==> run a <==
==> flow/design.v (excerpt) <==
module Convolution2D(clk, rst, en_conv2d, base_result_addr, pix_base_addr, kernel_base_addr,
							in_pix, completed, pix_done, addrA, addrB, out_pix, kernel_weight
							);
	input signed[15:0]in_pix, kernel_weight;
	input clk, rst, en_conv2d;
	input [13:0]kernel_base_addr;
	input [13:0]pix_base_addr;
	input [13:0]base_result_addr;
	parameter img_width = 48, kernel_size = 3;
	output completed, pix_done;
	output signed[31:0] out_pix;
	output [13:0]addrA, addrB;
	wire en, ack;
	wire [13:0]pix_addr;
	wire [13:0]kernel_addr;
	wire [13:0]result_addr;
	ctrl_conv2D #(img_width, kernel_size) C2(rst, en_conv2d, clk, pix_done, base_result_addr, pix_base_addr, kernel_base_addr, pix_addr, kernel_addr, en, ack, result_addr, completed);	
	pixelpointprocessor #(img_width, kernel_size) P1(rst, en, clk, ack, result_addr, pix_addr, kernel_addr, in_pix, kernel_weight, pix_done, addrA, addrB, out_pix);
endmodule
==> flow/config.mk <==
export PLATFORM = sky130hd
export DESIGN_NAME = Convolution2D
export DESIGN_NICKNAME = Convolution2D
export VERILOG_FILES = /design/flow/design.v
export SDC_FILE = /design/flow/constraint.sdc
export NUM_CORES = 4
export LEC_CHECK = 0
export CAP_MARGIN = 20
export CORE_MARGIN = 2
export CORE_UTILIZATION = 68
export CTS_CLUSTER_DIAMETER = 341
export CTS_CLUSTER_SIZE = 24
export SLEW_MARGIN = 20
==> flow/constraint.sdc <==
create_clock -name core_clock -period 4.42 [get_ports {clk}]
set_input_delay 0.8840 -clock core_clock [delete_from_list [all_inputs] [get_ports {clk}]]
set_output_delay 0.8840 -clock core_clock [all_outputs]
set_load 0.01 [all_outputs]
run.sh (not shown) runs the stock make flow with config.mk's settings and CLKGATE_MAP_FILE=.
==> inputs of run b, as changes to run a <==
- CORE_UTILIZATION: 68 -> 21
- CTS_CLUSTER_DIAMETER: 341 -> default
- CTS_CLUSTER_SIZE: 24 -> default
==> flow/constraint.sdc (replaced) <==
create_clock -name core_clock -period 8.59 [get_ports {clk}]
set_input_delay 1.7180 -clock core_clock [delete_from_list [all_inputs] [get_ports {clk}]]
set_output_delay 1.7180 -clock core_clock [all_outputs]
set_load 0.01 [all_outputs]
==> inputs of run c, as changes to run a <==
- CORE_UTILIZATION: 68 -> 70
- CTS_CLUSTER_DIAMETER: 341 -> default
- CTS_CLUSTER_SIZE: 24 -> 37
- SETUP_SLACK_MARGIN: default -> 1.42
- SLEW_MARGIN: 20 -> 0
==> flow/constraint.sdc (replaced) <==
create_clock -name core_clock -period 4.77 [get_ports {clk}]
set_input_delay 0.9540 -clock core_clock [delete_from_list [all_inputs] [get_ports {clk}]]
set_output_delay 0.9540 -clock core_clock [all_outputs]
set_load 0.01 [all_outputs]
==> inputs of run d, as changes to run a <==
- CORE_UTILIZATION: 68 -> 40
- CTS_CLUSTER_DIAMETER: 341 -> default
- CTS_CLUSTER_SIZE: 24 -> default
==> flow/constraint.sdc (replaced) <==
create_clock -name core_clock -period 8.59 [get_ports {clk}]
set_input_delay 1.7180 -clock core_clock [delete_from_list [all_inputs] [get_ports {clk}]]
set_output_delay 1.7180 -clock core_clock [all_outputs]
set_load 0.01 [all_outputs]
==> qor summary <==
metric	run d	run a	run b	run c
Result of the run	finished clean	failed layout checks	finished clean	stopped before the end
Last stage reached	-	-	-	5_1_grt
Reasons for failing layout checks	-	setup timing	-	-
CP endpoint	P1.calc1.temp[31]	P1.calc1.temp[27]	P1.calc1.temp[29]	-
Y dimension of the die	217.1 microns	167.4 microns	298.1 microns	165.1 microns
Post-layout period usage of the worst path	0.9079	1.459	0.9007	-
Placed wire-length estimate after detailed placement	37340 microns	38120 microns	40720 microns	38200 microns
Library cell appearing most often on the critical path	sky130_fd_sc_hd__fa_1	sky130_fd_sc_hd__fa_1	sky130_fd_sc_hd__fa_1	-
Number of clock buffers in the layout	17	17	22	-
Post-CTS setup buffer count	0	41	0	66
Latency at later pin	0.45 ns	0.45 ns	0.47 ns	-
Non-clock inverter total of the final layout	330	330	330	-
Arrival @ worst endpoint	8.12 ns	6.81 ns	8.08 ns	-
Fin area	0.02091 sq mm	0.02364 sq mm	0.02167 sq mm	-
Worst setup path startpoint	in_pix[2]	in_pix[1]	in_pix[1]	-
Gp weighted congestion	0.9009	0.8959	0.8433	0.8981
Row count	78	59	107	58
Final hold violation count	0	0	0	-

==> v2 <==
==> flow/design.v <==
`timescale 1ns / 1ps
module calculator(rst, clk, en, kernel_weights, in_pix, ack, out_pix, done, write);
	input rst, clk, en, ack;
	input signed [15:0]kernel_weights, in_pix;
	output reg done;
	output reg signed [31:0]out_pix;
	reg signed [31:0]temp;
	reg [4:0]counter;
	output write;
	parameter kernel_size = 3;
	assign write = (counter == (kernel_size*kernel_size)+1);
	always @ (posedge clk) begin
		done <= 0;
		if (rst || en == 0) begin
			counter <= 0;
			temp <= 0;
		end
		else begin
			if (counter < (kernel_size*kernel_size)+2)
				counter <= counter + 1;
			if (counter >= 1 && counter <= (kernel_size*kernel_size))
				temp <= temp + (kernel_weights * in_pix);
			if (counter == (kernel_size*kernel_size)+1) begin
				out_pix <= temp;
				done <= 1;
			end
		end
	end
endmodule
`timescale 1ns / 1ps
module ctrl(clk, en, write, result_addr, base_addrA, base_addrB, addrA, addrB);
	input clk, en, write;
	output reg [13:0]addrA;
	output reg [13:0]addrB;
	input [13:0]base_addrA;
	input [13:0]result_addr;
	input [13:0]base_addrB;
	parameter img_width = 48, kernel_size = 3;
	reg [4:0]count;
	reg [2:0]i;
	always @ (posedge clk)begin
		if(en)begin
			addrA <= addrA + 1;
			addrB <= addrB + 1;
			count <= count + 1;
			if (count >= kernel_size-1) begin
				i <= i+1;
				addrA <= base_addrA + (i+1)*img_width;
				count <= 0;
			end
			if (write)begin
				addrA <= result_addr;
			end
		end
		else begin
			addrA <= base_addrA;
			addrB <= base_addrB;
			count <= 0;
			i <= 0;
		end
	end
endmodule
`timescale 1ns / 1ps
module pixelpointprocessor(rst, en, clk, ack, result_addr, base_addrA, base_addrB, in_pix, kernel_weight, done, addrA, addrB, out_pix);
	input rst, en;
	input clk, ack;
	input [13:0]base_addrA;
	input [13:0]base_addrB;
	input [13:0]result_addr;
	parameter img_width = 48, kernel_size = 3;
	output [13:0] addrA;
	output [13:0] addrB;
	output signed [31:0] out_pix;
	output done;
	wire write;
	input signed [15:0]in_pix, kernel_weight;
	ctrl #(img_width, kernel_size) C1(clk, en, write, result_addr, base_addrA, base_addrB, addrA, addrB);
	calculator #(kernel_size) calc1(rst, clk, en, kernel_weight, in_pix, ack, out_pix, done, write);
endmodule
`timescale 1ns / 1ps
module ctrl_conv2D(rst, en_conv2d, clk, done, base_result_addr, pix_base_addr, kernel_base_addr, pix_addr, kernel_addr, en, ack, result_addr, completed);
	input rst, en_conv2d, clk, done;
	input [13:0]kernel_base_addr;
	input [13:0]pix_base_addr, base_result_addr;
	output reg [13:0]result_addr;
	output reg [13:0]pix_addr;
	output reg [13:0]kernel_addr;
	parameter img_width = 48, kernel_size = 3;
	localparam out_width = img_width - kernel_size + 1;
	output reg en, completed;
	reg busy;
	reg [6:0]col;
	reg [6:0]row;
	output reg ack;
	always @ (posedge clk)begin
		ack <= 0;
		completed <= 0;
		if (rst) begin
			busy <= 0;
			en <= 0;
			pix_addr <= 0;
			kernel_addr <= 0;
			result_addr <= 0;
		end
		else if (!busy) begin
			if (en_conv2d) begin
				busy <= 1;
				pix_addr <= pix_base_addr;
				kernel_addr <= kernel_base_addr;
				result_addr <= base_result_addr;
				col <= 0;
				row <= 0;
			end
		end
		else if (done) begin
			ack <= 1;
			en <= 0;
			result_addr <= result_addr + 1;
			if (col < out_width-1) begin
				col <= col + 1;
				pix_addr <= pix_addr + 1;
			end
			else begin
				col <= 0;
				row <= row + 1;
				pix_addr <= pix_addr + kernel_size;
			end
			if (col == out_width-1 && row == out_width-1) begin
				busy <= 0;
				completed <= 1;
			end
		end
		else if (!en) begin
			en <= 1;
		end
	end
endmodule
`timescale 1ns / 1ps
module Convolution2D(clk, rst, en_conv2d, base_result_addr, pix_base_addr, kernel_base_addr,
							in_pix, completed, pix_done, addrA, addrB, out_pix, kernel_weight
							);
	input signed[15:0]in_pix, kernel_weight;
	input clk, rst, en_conv2d;
	input [13:0]kernel_base_addr;
	input [13:0]pix_base_addr;
	input [13:0]base_result_addr;
	parameter img_width = 48, kernel_size = 3;
	output completed, pix_done;
	output signed[31:0] out_pix;
	output [13:0]addrA, addrB;
	wire en, ack;
	wire [13:0]pix_addr;
	wire [13:0]kernel_addr;
	wire [13:0]result_addr;
	ctrl_conv2D #(img_width, kernel_size) C2(rst, en_conv2d, clk, pix_done, base_result_addr, pix_base_addr, kernel_base_addr, pix_addr, kernel_addr, en, ack, result_addr, completed);	
	pixelpointprocessor #(img_width, kernel_size) P1(rst, en, clk, ack, result_addr, pix_addr, kernel_addr, in_pix, kernel_weight, pix_done, addrA, addrB, out_pix);
endmodule
==> flow/run.sh <==
#!/bin/bash
# the make line also repeats each setting of config.mk as NAME=value (left out here)
make -C /OpenROAD-flow-scripts/flow DESIGN_CONFIG=/design/flow/config.mk WORK_HOME=/design/flow/orfs CLKGATE_MAP_FILE= finish
==> flow/config.mk <==
export PLATFORM = sky130hd
export DESIGN_NAME = Convolution2D
export DESIGN_NICKNAME = Convolution2D
export VERILOG_FILES = /design/flow/design.v
export SDC_FILE = /design/flow/constraint.sdc
export NUM_CORES = 4
export LEC_CHECK = 0
export CAP_MARGIN = 5
export CELL_PAD_IN_SITES_DETAIL_PLACEMENT = 2
export CELL_PAD_IN_SITES_GLOBAL_PLACEMENT = 1
export CORE_ASPECT_RATIO = 0.98
export CORE_MARGIN = 2
export CORE_UTILIZATION = 37
export CTS_CLUSTER_DIAMETER = 47
export CTS_CLUSTER_SIZE = 41
export GPL_ROUTABILITY_DRIVEN = 0
export GPL_TIMING_DRIVEN = 0
export MIN_ROUTING_LAYER = met1
export SETUP_SLACK_MARGIN = 1.66
export SLEW_MARGIN = 20
==> flow/constraint.sdc <==
create_clock -name core_clock -period 11.1 [get_ports {clk}]
set_input_delay 2.2200 -clock core_clock [delete_from_list [all_inputs] [get_ports {clk}]]
set_output_delay 2.2200 -clock core_clock [all_outputs]
set_load 0.01 [all_outputs]
==> v34 (differences from v2) <==
CAP_MARGIN = 20   (was 5)
CELL_PAD_IN_SITES_DETAIL_PLACEMENT = default   (was 2)
CELL_PAD_IN_SITES_GLOBAL_PLACEMENT = default   (was 1)
CORE_ASPECT_RATIO = default   (was 0.98)
CORE_UTILIZATION = 68   (was 37)
CTS_CLUSTER_DIAMETER = default   (was 47)
CTS_CLUSTER_SIZE = 37   (was 41)
GPL_ROUTABILITY_DRIVEN = default   (was 0)
GPL_TIMING_DRIVEN = default   (was 0)
MIN_ROUTING_LAYER = default   (was met1)
SETUP_SLACK_MARGIN = -0.37   (was 1.66)
==> flow/constraint.sdc (replaced) <==
create_clock -name core_clock -period 4.81 [get_ports {clk}]
set_input_delay 0.9620 -clock core_clock [delete_from_list [all_inputs] [get_ports {clk}]]
set_output_delay 0.9620 -clock core_clock [all_outputs]
set_load 0.01 [all_outputs]
==> v26 (differences from v2) <==
CAP_MARGIN = 20   (was 5)
CELL_PAD_IN_SITES_DETAIL_PLACEMENT = default   (was 2)
CELL_PAD_IN_SITES_GLOBAL_PLACEMENT = default   (was 1)
CORE_ASPECT_RATIO = default   (was 0.98)
CORE_UTILIZATION = 40   (was 37)
CTS_CLUSTER_DIAMETER = default   (was 47)
CTS_CLUSTER_SIZE = default   (was 41)
GPL_ROUTABILITY_DRIVEN = default   (was 0)
GPL_TIMING_DRIVEN = default   (was 0)
MIN_ROUTING_LAYER = default   (was met1)
PLACE_DENSITY_LB_ADDON = 0.26   (was default)
SETUP_SLACK_MARGIN = default   (was 1.66)
SLEW_MARGIN = 5   (was 20)
==> flow/constraint.sdc (replaced) <==
create_clock -name core_clock -period 10.0 [get_ports {clk}]
set_input_delay 2.0000 -clock core_clock [delete_from_list [all_inputs] [get_ports {clk}]]
set_output_delay 2.0000 -clock core_clock [all_outputs]
set_load 0.01 [all_outputs]
==> impl_metrics.py <==
# Metrics from the implementation run
metrics = {
    "placed_design": {
        "detailed_place.area_um2": 20110,
        "numPortBuffers": 138,
    },
    "route": {
        "wl_per_cell_um": 16.75,
        "wl_met3_um": 2450,
    },
    "min_path": {
        "worst_hold_path.num_cells": 2,
    },
    "run_status": {
        "outcome": "timing/DRC/antenna clean",
    },
    "sta": {
        "grt_setup_unrepaired": "no",
    },
    "critical_path": {
        "r2r_cells": 16,
        "cp_num_buf_inv": 5,
    },
    "global_route": {
        "grt_pass1_wl_um": 75230,
    },
    "final_layout": {
        "nets": 2541,
        "clock_buffers": 17,
        "non_clock_buffer_area_share_pct": 7.293,
    },
    "cts": {
        "clkLatencyLatePin_ns": 0.45,
    },
    "floorplanning": {
        "fp_util_pct": 40.29,
    },
}
Source of the figures above: v26

==> impl_metrics.py <==
# Metrics from the implementation run
metrics = {
    "route": {
        "wl_met3_um": 1261,
        "wl_per_cell_um": 21.75,
    },
    "cts": {
        "clkLatencyLatePin_ns": 0.46,
    },
    "critical_path": {
        "cp_num_buf_inv": 6,
    },
    "sta": {
        "grt_setup_unrepaired": "no",
    },
    "run_status": {
        "outcome": "timing/DRC/antenna clean",
    },
    "global_route": {
        "grt_pass1_wl_um": 97860,
    },
    "floorplanning": {
        "fp_util_pct": 37.42,
    },
    "final_layout": {
        "nets": 2603,
        "non_clock_buffer_area_share_pct": 8.278,
    },
}
Source of the figures above: v2

==> impl_metrics.py <==
# Metrics from the implementation run
metrics = {
    "run_status": {
        "outcome": "failed layout checks",
        "violations": "negative setup slack",
    },
    "final_layout": {
        "non_clock_buffer_area_share_pct": 13.40,
        "nets": 2727,
    },
    "critical_path": {
        "r2r_cells": 15,
        "cp_num_buf_inv": 5,
    },
    "sta": {
        "setup_viol": 24,
        "timing.final.ws_setup_ns": -1.277,
        "grt_setup_unrepaired": "yes",
    },
    "global_route": {
        "grt_pass1_wl_um": 81700,
    },
    "placed_design": {
        "detailed_place.area_um2": 21240,
        "numPortBuffers": 138,
    },
}
Source of the figures above: v34


==> garnet <==
Starts from the design.v that is shown in full above.
==> flow/config.mk <==
export PLATFORM = sky130hd
export DESIGN_NAME = Convolution2D
export DESIGN_NICKNAME = Convolution2D
export VERILOG_FILES = /design/flow/design.v
export SDC_FILE = /design/flow/constraint.sdc
export NUM_CORES = 4
export LEC_CHECK = 0
export CAP_MARGIN = 20
export CELL_PAD_IN_SITES_GLOBAL_PLACEMENT = 0
export CORE_ASPECT_RATIO = 0.5
export CORE_MARGIN = 2
export CORE_UTILIZATION = 66
export CTS_CLUSTER_DIAMETER = 154
export CTS_CLUSTER_SIZE = 100
export HOLD_SLACK_MARGIN = 0.26
export SLEW_MARGIN = 20
==> flow/constraint.sdc <==
create_clock -name core_clock -period 10.0 [get_ports {clk}]
set_input_delay 2.0000 -clock core_clock [delete_from_list [all_inputs] [get_ports {clk}]]
set_output_delay 2.0000 -clock core_clock [all_outputs]
set_load 0.01 [all_outputs]
==> indigo (differences from garnet) <==
Settings changed: ABC_AREA from default to 1, CAP_MARGIN 20 to 10, CELL_PAD_IN_SITES_DETAIL_PLACEMENT from default to 1, CELL_PAD_IN_SITES_GLOBAL_PLACEMENT 0 to default, CORE_ASPECT_RATIO 0.5 to default, CORE_UTILIZATION 66 to 40, CTS_CLUSTER_DIAMETER 154 to default, CTS_CLUSTER_SIZE 100 to default, GPL_TIMING_DRIVEN from default to 0, HOLD_SLACK_MARGIN 0.26 to 0.03, PLACE_DENSITY_LB_ADDON from default to 0.09, SLEW_MARGIN 20 to 25.
==> results <==
In garnet the fmax is smaller than in indigo, by about 3%.
Between indigo and garnet, the lower synthesized cell count is in garnet (gap 27%, measured against garnet).
Via count: indigo is higher than garnet (21%).
Against garnet, the utilization of indigo is lower by 31 points.
==> figures <==
| item | indigo | garnet |
|---|---|---|
| Status | complete, no violations | complete, no violations |
| Hold Path Origin | P1.C1.count[0] | C2.kernel_addr[13] |
| Area share of and/or/nand/nor cells after synthesis | 0.1993 | 0.1618 |
| Stage-log warning count | 33 | 35 |
| Post-layout period usage | 0.8373 | 0.8618 |
| Aggregate global-route resource usage | 0.2558 | 0.3110 |
| Die y size | 225.5 um | 121.3 um |
| Estimated wirelength of the detail-placed design | 52240 um | 32780 um |
